## job 6751
==> flow/design.v <==
module router (
    input logic clk,
    input logic rst_n,
    input logic [3:0]  req_i,       
    input logic [31:0] data_n_i,
    input logic [31:0] data_s_i,
    input logic [31:0] data_e_i,
    input logic [31:0] data_w_i,
    input logic        yumi_i,     
    output logic [31:0] data_o,
    output logic        valid_o,
    output logic        busy_o
);
    logic [31:0] buffer [0:63];      
    logic [5:0]  write_ptr, read_ptr; 
    logic [6:0]  count;              
    logic write_en;
    logic read_en;
    assign write_en = (|req_i) && (count < 64);
    assign read_en  = (count > 0) && yumi_i;
    always_ff @(posedge clk or negedge rst_n) begin
        if (!rst_n) begin
            write_ptr <= 0;
            read_ptr  <= 0;
            count     <= 0;
            busy_o    <= 0;
            valid_o   <= 0;
            data_o    <= 0;
        end else begin
            if (write_en) begin
                if (req_i[0])      buffer[write_ptr] <= data_n_i;
                else if (req_i[1]) buffer[write_ptr] <= data_s_i;
                else if (req_i[2]) buffer[write_ptr] <= data_e_i;
                else if (req_i[3]) buffer[write_ptr] <= data_w_i;
                write_ptr <= write_ptr + 1;
            end
            if (read_en) begin
                data_o    <= buffer[read_ptr];
                valid_o   <= 1;
                read_ptr  <= read_ptr + 1;
            end else begin
                valid_o <= 0;
            end
            if (write_en && !read_en) begin
                count <= count + 1;           
            end 
            else if (!write_en && read_en) begin
                count <= count - 1;           
            end
            if (count >= 60) busy_o <= 1; 
            else             busy_o <= 0;
        end
    end
endmodule
clock: 2.54 ns
lec_check: 0
abc_area: 1
cap_margin: 20
core_margin: 2
core_utilization: 72
cts_cluster_size: 73
place_density: 0.37
slew_margin: 20
run.sh (not shown) runs the stock make flow with config.mk's settings and CLKGATE_MAP_FILE=.
Nothing crashed in job 6751 and all stages finished; the problem is that the final layout failed, the offending checks being setup timing.
What job 3056 does differently from job 6751 at the input level:
--- a/flow/config.mk
+++ b/flow/config.mk
@@ -6,9 +6,11 @@
 export NUM_CORES = 4
 export LEC_CHECK = 0
-export ABC_AREA = 1
 export CAP_MARGIN = 20
+export CORE_ASPECT_RATIO = 0.53
 export CORE_MARGIN = 2
-export CORE_UTILIZATION = 72
-export CTS_CLUSTER_SIZE = 73
-export PLACE_DENSITY = 0.37
+export CORE_UTILIZATION = 40
+export CTS_CLUSTER_DIAMETER = 282
+export PLACE_DENSITY_LB_ADDON = 0.07
+export SETUP_SLACK_MARGIN = 0.62
 export SLEW_MARGIN = 20
+export TNS_END_PERCENT = 20
==> flow/constraint.sdc <==
create_clock -name core_clock -period 4.58 [get_ports {clk}]
set_input_delay 0.9160 -clock core_clock [delete_from_list [all_inputs] [get_ports {clk}]]
set_output_delay 0.9160 -clock core_clock [all_outputs]
set_load 0.01 [all_outputs]
==> comparison <==
- Looking at job 3056 and job 6751, the post-synthesis share of cell area spent on xor and xnor gates is a wash.
- When job 3056 is measured against job 6751, its number of cell instances after yosys synthesis turns out 37% lower.
- Job 6751 has a lower multiplexer fraction of the synthesized cell area than job 3056.
- Detailed-route wire length for job 3056: 3.8 mm up relative to job 6751
- Job 6751 and job 3056: one clean run, job 3056; the rest did not finish clean.
- In the metrics for job 3056 and job 6751, the one carrying the lower HPWL reported at the end of detailed placement is job 6751.
- A timing endpoint of the critical path of data_o[26] is what job 3056 shows, while data_o[10] belongs to job 6751.
- Side by side, first-pass iteration count of the detailed router turned out lower in job 3056 than in job 6751.
- Final instance area down 11% in job 3056 wrt job 6751
- In the flow results for job 3056 and job 6751, the non-clock buffer count in the final layout is smaller on job 3056.
- Maximum number of pins on one net before global-route repair came out exactly the same in job 3056 and job 6751.
- On wire length of the first global-routing pass, job 6751 beats job 3056.
- | setup slack after layout | lower: job 6751 |
The inputs of job 4257 differ from those of job 3056 as listed below.
==> flow/config.mk <==
export PLATFORM = sky130hd
export DESIGN_NAME = router
export DESIGN_NICKNAME = router
export VERILOG_FILES = /design/flow/design.v
export SDC_FILE = /design/flow/constraint.sdc
export NUM_CORES = 4
export LEC_CHECK = 0
export CAP_MARGIN = 20
export CELL_PAD_IN_SITES_GLOBAL_PLACEMENT = 3
export CORE_MARGIN = 4
export CORE_UTILIZATION = 50
export CTS_CLUSTER_SIZE = 71
export GPL_ROUTABILITY_DRIVEN = 0
export GPL_TIMING_DRIVEN = 0
export MAX_ROUTING_LAYER = met4
export PLACE_DENSITY = 0.39
export SLEW_MARGIN = 20
==> flow/constraint.sdc <==
create_clock -name core_clock -period 6.09 [get_ports {clk}]
set_input_delay 1.2180 -clock core_clock [delete_from_list [all_inputs] [get_ports {clk}]]
set_output_delay 1.2180 -clock core_clock [all_outputs]
set_load 0.01 [all_outputs]
Results
- Startpoint of the most critical setup path: read_ptr[0] -> job 4257, read_ptr[4] -> job 3056
- Job 4257: wire length per cell after detailed routing about 2.6% below job 3056
- Comparing job 4257 and job 3056, worst slew margin relative to its limit is lower on job 4257.
- Minimum clock period after layout (job 4257 over job 3056): increase, 1100 ps
- In the reports for job 4257 and job 3056, the smaller post-route fraction of the period consumed by the critical path belongs to job 4257.
- Job 4257 against job 3056: timing-limited maximum frequency decreased by about 20% relative to the old numbers; core region area decreased by about 20% relative to the old numbers.
